wip/garnet:
==> flow/design.v (excerpt) <==
module enduro_video(iRST_n,
                    iVGA_CLK,
                    show_cars,
                    car_user_x,
                    car2_x,
                    car2_y,
                    car3_x,
                    car3_y,
                    oBLANK_n,
                    oHS,
                    oVS,
                    b_data,
                    g_data,
                    r_data);
Size in the first run: roughly 3400 cells after synthesis, roughly 53 flip-flops, roughly 26000 um2 of cells after synthesis.
Settings: LEC_CHECK=0, CAP_MARGIN=20, CORE_MARGIN=2, CORE_UTILIZATION=35, CTS_CLUSTER_SIZE=56, GPL_TIMING_DRIVEN=1, MAX_ROUTING_LAYER=met5, PLACE_DENSITY=0.86, SETUP_SLACK_MARGIN=0.26, SLEW_MARGIN=20; clock period 5.23 ns.
run.sh (not shown) runs the stock make flow with config.mk's settings and CLKGATE_MAP_FILE=.
Every stage of wip/garnet finished as expected; the final checks, on the other hand, flagged negative setup slack, which means the layout fails.
Edits applied to the flow inputs when going from wip/garnet to wip/umber:
# wip/garnet
export LEC_CHECK = 0
export CAP_MARGIN = 20
export CORE_MARGIN = 2
export CORE_UTILIZATION = 35
export CTS_CLUSTER_SIZE = 56
export GPL_TIMING_DRIVEN = 1
export MAX_ROUTING_LAYER = met5
export PLACE_DENSITY = 0.86
export SETUP_SLACK_MARGIN = 0.26
export SLEW_MARGIN = 20
create_clock -name core_clock -period 5.23 [get_ports {iVGA_CLK}]
# wip/umber
export LEC_CHECK = 0
export CAP_MARGIN = 20
export CORE_MARGIN = 2
export CORE_UTILIZATION = 72
export CTS_CLUSTER_DIAMETER = 273
export CTS_CLUSTER_SIZE = 98
export SLEW_MARGIN = 20
create_clock -name core_clock -period 15.0 [get_ports {iVGA_CLK}]
Results
Critical path depth in cells: wip/umber and wip/garnet compared, lower one is wip/umber
Number of instances resized during post-cts repair (wip/umber over wip/garnet): decrease, 62
wip/umber against wip/garnet: number of multi-input combinational cells in the layout held; final cell utilization of the core now sits higher; sequential share of layout area increased 0.93 points; post-layout period usage of the worst path lost 66 points.
Of wip/garnet and wip/umber, only wip/umber finishes the flow clean.
wip/garnet ran in full, but the layout does not pass; the checks complain about negative setup slack.
Setup changes, wip/umber to wip/quartz
# wip/umber
export LEC_CHECK = 0
export CAP_MARGIN = 20
export CORE_MARGIN = 2
export CORE_UTILIZATION = 72
export CTS_CLUSTER_DIAMETER = 273
export CTS_CLUSTER_SIZE = 98
export SLEW_MARGIN = 20
create_clock -name core_clock -period 15.0 [get_ports {iVGA_CLK}]
# wip/quartz
export LEC_CHECK = 0
export ABC_AREA = 0
export CAP_MARGIN = 20
export CORE_ASPECT_RATIO = 0.5
export CORE_MARGIN = 2
export CORE_UTILIZATION = 58
export CTS_CLUSTER_DIAMETER = 285
export CTS_CLUSTER_SIZE = 100
export HOLD_SLACK_MARGIN = 0.23
export PLACE_DENSITY = 0.83
export SLEW_MARGIN = 20
create_clock -name core_clock -period 15.0 [get_ports {iVGA_CLK}]
Notes after the runs:
Taking wip/umber as the reference, in wip/quartz combinational power decreased by about 2% relative to the old numbers, met1 wire length went up by 2.8%.
Summary — share of the cycle needed by the critical path after routing, wip/quartz relative to wip/umber: lower, by 0.69 points.
Complex-gate fraction of the synthesized area: wip/quartz vs wip/umber, no meaningful difference
Between wip/quartz and wip/umber, the die area is higher for wip/quartz.
Critical path depth (wip/quartz over wip/umber): decrease, 2
Via count of the first global-routing pass: lower on wip/quartz
Taking wip/umber as the reference, in wip/quartz well-tap cell count increased by 28% relative to the old numbers; H-tree depth neither gained nor lost much.
## Diff of input files: wip/xenon against wip/quartz
# wip/quartz
export LEC_CHECK = 0
export ABC_AREA = 0
export CAP_MARGIN = 20
export CORE_ASPECT_RATIO = 0.5
export CORE_MARGIN = 2
export CORE_UTILIZATION = 58
export CTS_CLUSTER_DIAMETER = 285
export CTS_CLUSTER_SIZE = 100
export HOLD_SLACK_MARGIN = 0.23
export PLACE_DENSITY = 0.83
export SLEW_MARGIN = 20
create_clock -name core_clock -period 15.0 [get_ports {iVGA_CLK}]
# wip/xenon
export LEC_CHECK = 0
export ABC_AREA = 0
export CAP_MARGIN = 20
export CORE_MARGIN = 2
export CORE_UTILIZATION = 38
export CTS_CLUSTER_DIAMETER = 285
export CTS_CLUSTER_SIZE = 100
export HOLD_SLACK_MARGIN = 0.23
export PLACE_DENSITY = 0.35
export SLEW_MARGIN = 20
export TNS_END_PERCENT = 10
create_clock -name core_clock -period 15.0 [get_ports {iVGA_CLK}]
## What came out
When the final numbers for wip/quartz and wip/xenon were put side by side, the worst path arrival time turned out to be smaller in wip/quartz. Launching element of the worst setup path = car2_x[3]: wip/xenon; launching element of the worst setup path = ADDR[18]: wip/quartz. wip/quartz -> wip/xenon: share of synthesized area spent on multiplexers flat. wip/xenon vs. wip/quartz: slack of the worst reg-to-reg path went down by 150 ps. From wip/xenon to wip/quartz, netlist area before placement did not move at all. Routed via count delta (wip/xenon − wip/quartz): favourable. Side by side, first-iteration DRC count turned out lower in wip/xenon than in wip/quartz. Cell area after layout: higher on wip/xenon. Looking at combinational share of power, wip/xenon sits above wip/quartz. Hold slack delta (wip/xenon − wip/quartz): favourable. Clock group share of total power for wip/xenon is lower than for wip/quartz. Of wip/xenon and wip/quartz, it is wip/xenon that has the higher sum of internal, switching and leakage power.
Setup changes, wip/xenon to wip/nickel
# wip/xenon
export LEC_CHECK = 0
export ABC_AREA = 0
export CAP_MARGIN = 20
export CORE_MARGIN = 2
export CORE_UTILIZATION = 38
export CTS_CLUSTER_DIAMETER = 285
export CTS_CLUSTER_SIZE = 100
export HOLD_SLACK_MARGIN = 0.23
export PLACE_DENSITY = 0.35
export SLEW_MARGIN = 20
export TNS_END_PERCENT = 10
create_clock -name core_clock -period 15.0 [get_ports {iVGA_CLK}]
# wip/nickel
export LEC_CHECK = 0
export CAP_MARGIN = 20
export CELL_PAD_IN_SITES_GLOBAL_PLACEMENT = 3
export CORE_MARGIN = 2
export CORE_UTILIZATION = 40
export CTS_CLUSTER_DIAMETER = 398
export CTS_CLUSTER_SIZE = 100
export SLEW_MARGIN = 20
create_clock -name core_clock -period 15.0 [get_ports {iVGA_CLK}]
[summary]
In the tables for wip/xenon and wip/nickel, number of placement rows reads lower with wip/nickel. In wip/nickel the setup slack turned out 69 ps higher than in wip/xenon. Per the comparison of wip/nickel with wip/xenon, ratio of routed vias to standard cells rose 0.13; area fraction in and, or, nand and nor cells after synthesis about even.
Power is estimated from default activity; no workload was simulated.
